== rev 12 ==
==> flow/design.v (excerpt) <==
module pipelined_cordic(
    input Clk, Rst,
    input signed[15:0] x_in, y_in, theta_in,
    output reg signed[15:0] sine_theta,
    output reg signed[15:0] cosine_theta
);
Size in the first run: about 780 flip-flops, about 82 I/O pins, roughly 0.058 mm2 of cells after synthesis.
export LEC_CHECK = 0
export ABC_AREA = 1
export CAP_MARGIN = 30
export CELL_PAD_IN_SITES_DETAIL_PLACEMENT = 1
export CELL_PAD_IN_SITES_GLOBAL_PLACEMENT = 2
export CORE_ASPECT_RATIO = 2.0
export CORE_MARGIN = 2
export CORE_UTILIZATION = 20
export CTS_CLUSTER_SIZE = 76
export GPL_ROUTABILITY_DRIVEN = 1
export GPL_TIMING_DRIVEN = 0
export HOLD_SLACK_MARGIN = 0.18
export MIN_ROUTING_LAYER = met2
export PLACE_DENSITY = 0.67
export SLEW_MARGIN = 30
export TNS_END_PERCENT = 15
create_clock -name core_clock -period 5.45 [get_ports {Clk}]
run.sh (not shown) runs the stock make flow with config.mk's settings and CLKGATE_MAP_FILE=.
Rev 12 finished all stages; the layout is clean.
> inputs changed (rev 12 -> rev 13)
# rev 12
export LEC_CHECK = 0
export ABC_AREA = 1
export CAP_MARGIN = 30
export CELL_PAD_IN_SITES_DETAIL_PLACEMENT = 1
export CELL_PAD_IN_SITES_GLOBAL_PLACEMENT = 2
export CORE_ASPECT_RATIO = 2.0
export CORE_MARGIN = 2
export CORE_UTILIZATION = 20
export CTS_CLUSTER_SIZE = 76
export GPL_ROUTABILITY_DRIVEN = 1
export GPL_TIMING_DRIVEN = 0
export HOLD_SLACK_MARGIN = 0.18
export MIN_ROUTING_LAYER = met2
export PLACE_DENSITY = 0.67
export SLEW_MARGIN = 30
export TNS_END_PERCENT = 15
create_clock -name core_clock -period 5.45 [get_ports {Clk}]
# rev 13
export LEC_CHECK = 0
export ABC_AREA = 1
export CAP_MARGIN = 35
export CORE_MARGIN = 2
export CORE_UTILIZATION = 72
export CTS_CLUSTER_DIAMETER = 379
export CTS_CLUSTER_SIZE = 17
export SETUP_SLACK_MARGIN = 0.09
export SLEW_MARGIN = 20
create_clock -name core_clock -period 2.43 [get_ports {Clk}]
## What came out
- Diff rev 12 -> rev 13 | total placed cells including tap cells | down by more than 10%
- The flow ended early for rev 13: it failed with a tool error in global routing.
- Measured against rev 13, the area of the die of rev 12 comes out at 3.6 times the reference value.
- Diff rev 12 -> rev 13 | area after detailed placement | increase of 3.3%
- On chip area from the yosys synthesis statistics, rev 12 and rev 13 are neck and neck.
- On number of levels in the clock H-tree: rev 13 sits below rev 12.
- Fraction of the mapped netlist area in compound gates: rev 13 vs rev 12 identical
- Placer congestion estimate, rev 12 and rev 13, lower one = rev 12.

---

The RTL this note starts from:
==> flow/design.v <==
module pipelined_cordic(
    input Clk, Rst,
    input signed[15:0] x_in, y_in, theta_in,
    output reg signed[15:0] sine_theta,
    output reg signed[15:0] cosine_theta
);
reg signed [15:0] x[0:15], y[0:15], theta[0:15], x_out[0:15], y_out[0:15], theta_out[0:15];
wire signed [15:0] atan_out [0:15];
reg [3:0] stage;  
assign atan_out[0] = 16'b0011001001000100;
assign atan_out[1] = 16'b0001110110101100;
assign atan_out[2] = 16'b0000111110101101;
assign atan_out[3] = 16'b0000011111110101;
assign atan_out[4] = 16'b0000001111111110;
assign atan_out[5] = 16'b0000001000000000;
assign atan_out[6] = 16'b0000000100000000;
assign atan_out[7] = 16'b0000000010000000;
assign atan_out[8] = 16'b0000000001000000;
assign atan_out[9] = 16'b0000000000100000;
assign atan_out[10] = 16'b0000000000010000;
assign atan_out[11] = 16'b0000000000001000;
assign atan_out[12] = 16'b0000000000000100;
assign atan_out[13] = 16'b0000000000000010;
assign atan_out[14] = 16'b0000000000000001;
assign atan_out[15] = 16'b0000000000000000;
genvar i;
generate
    for (i = 0; i < 16; i = i + 1) begin : stages
        always @(posedge Clk or posedge Rst) begin
            if (Rst)
                begin
                    x[i] <= 0;
                    y[i] <= 0;
                    theta[i] <= 0;
                end
            else 
                begin
                    if (i == 0) begin
                        x[i] <= x_in;
                        y[i] <= y_in;
                        theta[i] <= theta_in;
                    end else begin
                        x[i] <= x_out[i-1];
                        y[i] <= y_out[i-1];
                        theta[i] <= theta_out[i-1];
                    end
                end
        end
        always @(*) begin
            if (theta[i][15] == 1) begin
                x_out[i] = x[i] + (y[i] >>> (i));
                y_out[i] = y[i] - (x[i] >>> (i));
                theta_out[i] = theta[i] + atan_out[i];
            end else begin
                x_out[i] = x[i] - (y[i] >>> (i));
                y_out[i] = y[i] + (x[i] >>> (i));
                theta_out[i] = theta[i] - atan_out[i];
            end
        end
    end
endgenerate
always @(posedge Clk or posedge Rst) begin
    if (Rst) begin
        sine_theta <= 0;
        cosine_theta <= 0;
    end else begin
        sine_theta <= y_out[15];  
        cosine_theta <= x_out[15];  
    end
end
endmodule
Settings: LEC_CHECK=0, ABC_AREA=1, CAP_MARGIN=20, CORE_ASPECT_RATIO=1.35, CORE_MARGIN=2, CORE_UTILIZATION=72, CTS_CLUSTER_DIAMETER=394, CTS_CLUSTER_SIZE=99, PLACE_DENSITY=0.6, SETUP_SLACK_MARGIN=-0.16, SLEW_MARGIN=20; clock period 1.92 ns.
The baseline never finished: it broke off in clock tree synthesis.
Change:
- ABC_AREA: 1 -> unset
- CORE_ASPECT_RATIO: 1.35 -> unset
- CTS_CLUSTER_DIAMETER: 394 -> unset
- CTS_CLUSTER_SIZE: 99 -> unset
- PLACE_DENSITY: 0.6 -> 0.67
- SETUP_SLACK_MARGIN: -0.16 -> -0.17
- clock period: 1.92 -> 3.07 ns (I/O delays scaled with it)
=> This time the run completed and failed the layout checks on negative setup slack; die size fell by 9.0%; synthesized area is lower by 9.1%; synthesized cell count decreases by 27%.
Change:
- ABC_AREA: unset -> 1
- CTS_CLUSTER_DIAMETER: unset -> 394
- CTS_CLUSTER_SIZE: unset -> 99
- PLACE_DENSITY: 0.67 -> 0.6
- SETUP_SLACK_MARGIN: -0.17 -> unset
- clock period: 3.07 -> 1.92 ns (I/O delays scaled with it)
=>
- This time the run did not get past clock tree synthesis, error DPL-0038
- area after synthesis is higher by 10%
- synthesized cell count is higher by 37%
- die area is higher by 9.8%
